== raven ==
## mac_array_4x4
module mac_array_4x4 (
    input wire clk,
    input wire rst_n,
    input wire en,
    input wire load_acc,
    input wire [15:0] a_in_0,
    input wire [15:0] a_in_1,
    input wire [15:0] a_in_2,
    input wire [15:0] a_in_3,
    input wire [15:0] b_in_0,
    input wire [15:0] b_in_1,
    input wire [15:0] b_in_2,
    input wire [15:0] b_in_3,
    input wire [511:0] partial_sum_init,
    output wire [31:0] result_0_0, result_0_1, result_0_2, result_0_3,
    output wire [31:0] result_1_0, result_1_1, result_1_2, result_1_3,
    output wire [31:0] result_2_0, result_2_1, result_2_2, result_2_3,
    output wire [31:0] result_3_0, result_3_1, result_3_2, result_3_3
);
Size in the first run: ~18000 cells after synthesis, about 900 flip-flops, ~1200 I/O pins, ~180000 sq um of cells after synthesis.
clock: 28.3 ns
lec_check: 0
cap_margin: 20
cell_pad_in_sites_detail_placement: 1
cell_pad_in_sites_global_placement: 2
core_margin: 9
core_utilization: 40
cts_cluster_size: 13
gpl_routability_driven: 0
place_density_lb_addon: 0.24
slew_margin: 0
tns_end_percent: 50
run.sh (not shown) runs the stock make flow with config.mk's settings and CLKGATE_MAP_FILE=.
Per the final summary, raven finished and its layout is clean on timing, DRC and antenna.
#### Input delta (fjord over raven)
==> flow/config.mk <==
export PLATFORM = sky130hd
export DESIGN_NAME = mac_array_4x4
export DESIGN_NICKNAME = mac_array_4x4
export VERILOG_FILES = /design/flow/design.v
export SDC_FILE = /design/flow/constraint.sdc
export NUM_CORES = 4
export LEC_CHECK = 0
export CAP_MARGIN = 20
export CORE_MARGIN = 2
export CORE_UTILIZATION = 58
export MAX_ROUTING_LAYER = met4
export SETUP_SLACK_MARGIN = 3.89
export SLEW_MARGIN = 20
==> flow/constraint.sdc <==
create_clock -name core_clock -period 14.5 [get_ports {clk}]
set_input_delay 2.9000 -clock core_clock [delete_from_list [all_inputs] [get_ports {clk}]]
set_output_delay 2.9000 -clock core_clock [all_outputs]
set_load 0.01 [all_outputs]
==> comparison <==
- To summarise fjord: no stage aborted, but the layout did not pass its checks, failing on negative setup slack.
- raven → fjord: number of tap cells inserted fell by about 30%; setup violation total in the final timing report went up.
- Lower number of stages on the worst setup path goes to raven over fjord.
Setup changes, fjord to willow
-- flow/config.mk --
<<< fjord, line 10
export CORE_UTILIZATION = 58
export MAX_ROUTING_LAYER = met4
export SETUP_SLACK_MARGIN = 3.89
>>> willow, line 10
export CORE_UTILIZATION = 61
==> flow/constraint.sdc <==
create_clock -name core_clock -period 17.3 [get_ports {clk}]
set_input_delay 3.4600 -clock core_clock [delete_from_list [all_inputs] [get_ports {clk}]]
set_output_delay 3.4600 -clock core_clock [all_outputs]
set_load 0.01 [all_outputs]
- Summary — placement-stage worst setup slack, willow relative to fjord: higher, by 1.26 ns.
- Routed wire length went down by a few percent going from fjord to willow.
- willow vs. fjord: total negative slack for setup checks went up by 2.89 ns.
- Summary of willow over fjord: wire length per cell after detailed routing lower, final worst slack higher, DRC violations left roughly the same.
- willow: all stages complete, timing, DRC and antenna checks passed
- Core area, willow and fjord: higher on fjord
- Overall fraction of global-route tracks in use for willow: 0.38 points down relative to fjord
Here is what was changed in the inputs of cedar compared with willow.
-- flow/config.mk --
<<< willow, line 10
export CORE_UTILIZATION = 61
>>> cedar, line 10
export CORE_UTILIZATION = 68
export HOLD_SLACK_MARGIN = -0.08
==> flow/constraint.sdc <==
create_clock -name core_clock -period 14.1 [get_ports {clk}]
set_input_delay 2.8200 -clock core_clock [delete_from_list [all_inputs] [get_ports {clk}]]
set_output_delay 2.8200 -clock core_clock [all_outputs]
set_load 0.01 [all_outputs]
### Flow results
- Although cedar finished all stages, its layout failed final checks on negative setup slack.
- Of the two values seen for capturing element of the worst setup path, pe_row[0].pe_col[2].pe_inst.accumulator[31]$_DFFE_PN0P_ was produced by willow and pe_row[3].pe_col[0].pe_inst.accumulator[31]$_DFFE_PN0P_ by cedar.
- On count of non-filler cells in the finished layout, cedar and willow are basically level.
- On number of placed instances, taps included, cedar and willow are neck and neck.
- Looking at global routing usage summed across all routing layers across cedar and willow, the one that comes out lower is willow.
- Compared with willow, in cedar final area picked up an extra 5100 sq um, number of filler instances in the final layout lost about 24%, number of buffers on the longest clock path lost 1.
- cedar against willow: starting DRC count in detailed routing up 1296.
- cedar -> willow: final hold violation count delta 0, exact match
- Compared with willow, in cedar register-to-register slack shows a reduction of 1.31 ns, number of nets in the finished design up 1.7%.
### cedar -> harbor
-- flow/config.mk --
<<< cedar, line 11
export HOLD_SLACK_MARGIN = -0.08
>>> harbor, line 11
export CTS_CLUSTER_SIZE = 47
==> flow/constraint.sdc <==
create_clock -name core_clock -period 15.0 [get_ports {clk}]
set_input_delay 3.0000 -clock core_clock [delete_from_list [all_inputs] [get_ports {clk}]]
set_output_delay 3.0000 -clock core_clock [all_outputs]
set_load 0.01 [all_outputs]
==> results <==
On register-to-register slack, cedar loses to harbor.
harbor had finished all stages when the layout checks came back failing, citing negative setup slack.
Slew of the pin with the lowest slew margin: harbor < cedar
Post-layout instance count excluding filler cells came out lower on harbor than on cedar.
harbor vs cedar, final non-filler cell area went down by about 1.3%.
Changes observed in harbor relative to cedar: post-route core utilization decreased 1.0 points, inverter count essentially unchanged.
harbor vs. cedar: via count of the first global-routing pass lost 1403; wire length lost about 0.36%.
Changes in zinc relative to harbor:
-- flow/config.mk --
<<< harbor, line 10
export CORE_UTILIZATION = 68
export CTS_CLUSTER_SIZE = 47
>>> zinc, line 10
export CORE_UTILIZATION = 40
==> flow/constraint.sdc <==
create_clock -name core_clock -period 18.0 [get_ports {clk}]
set_input_delay 3.6000 -clock core_clock [delete_from_list [all_inputs] [get_ports {clk}]]
set_output_delay 3.6000 -clock core_clock [all_outputs]
set_load 0.01 [all_outputs]
### Flow results
zinc finished all stages; the layout is clean. Compared with harbor, in zinc number of clock-tree buffers in the layout saw an increase, site row count increased by 31% relative to the old numbers. In zinc, the critical path data required time came out 3.07 ns above the value in harbor. Pre-CTS worst setup slack | zinc above harbor. harbor → zinc: global routing met1 resource utilization saw a decrease; final setup TNS climbed 0.64 ns.
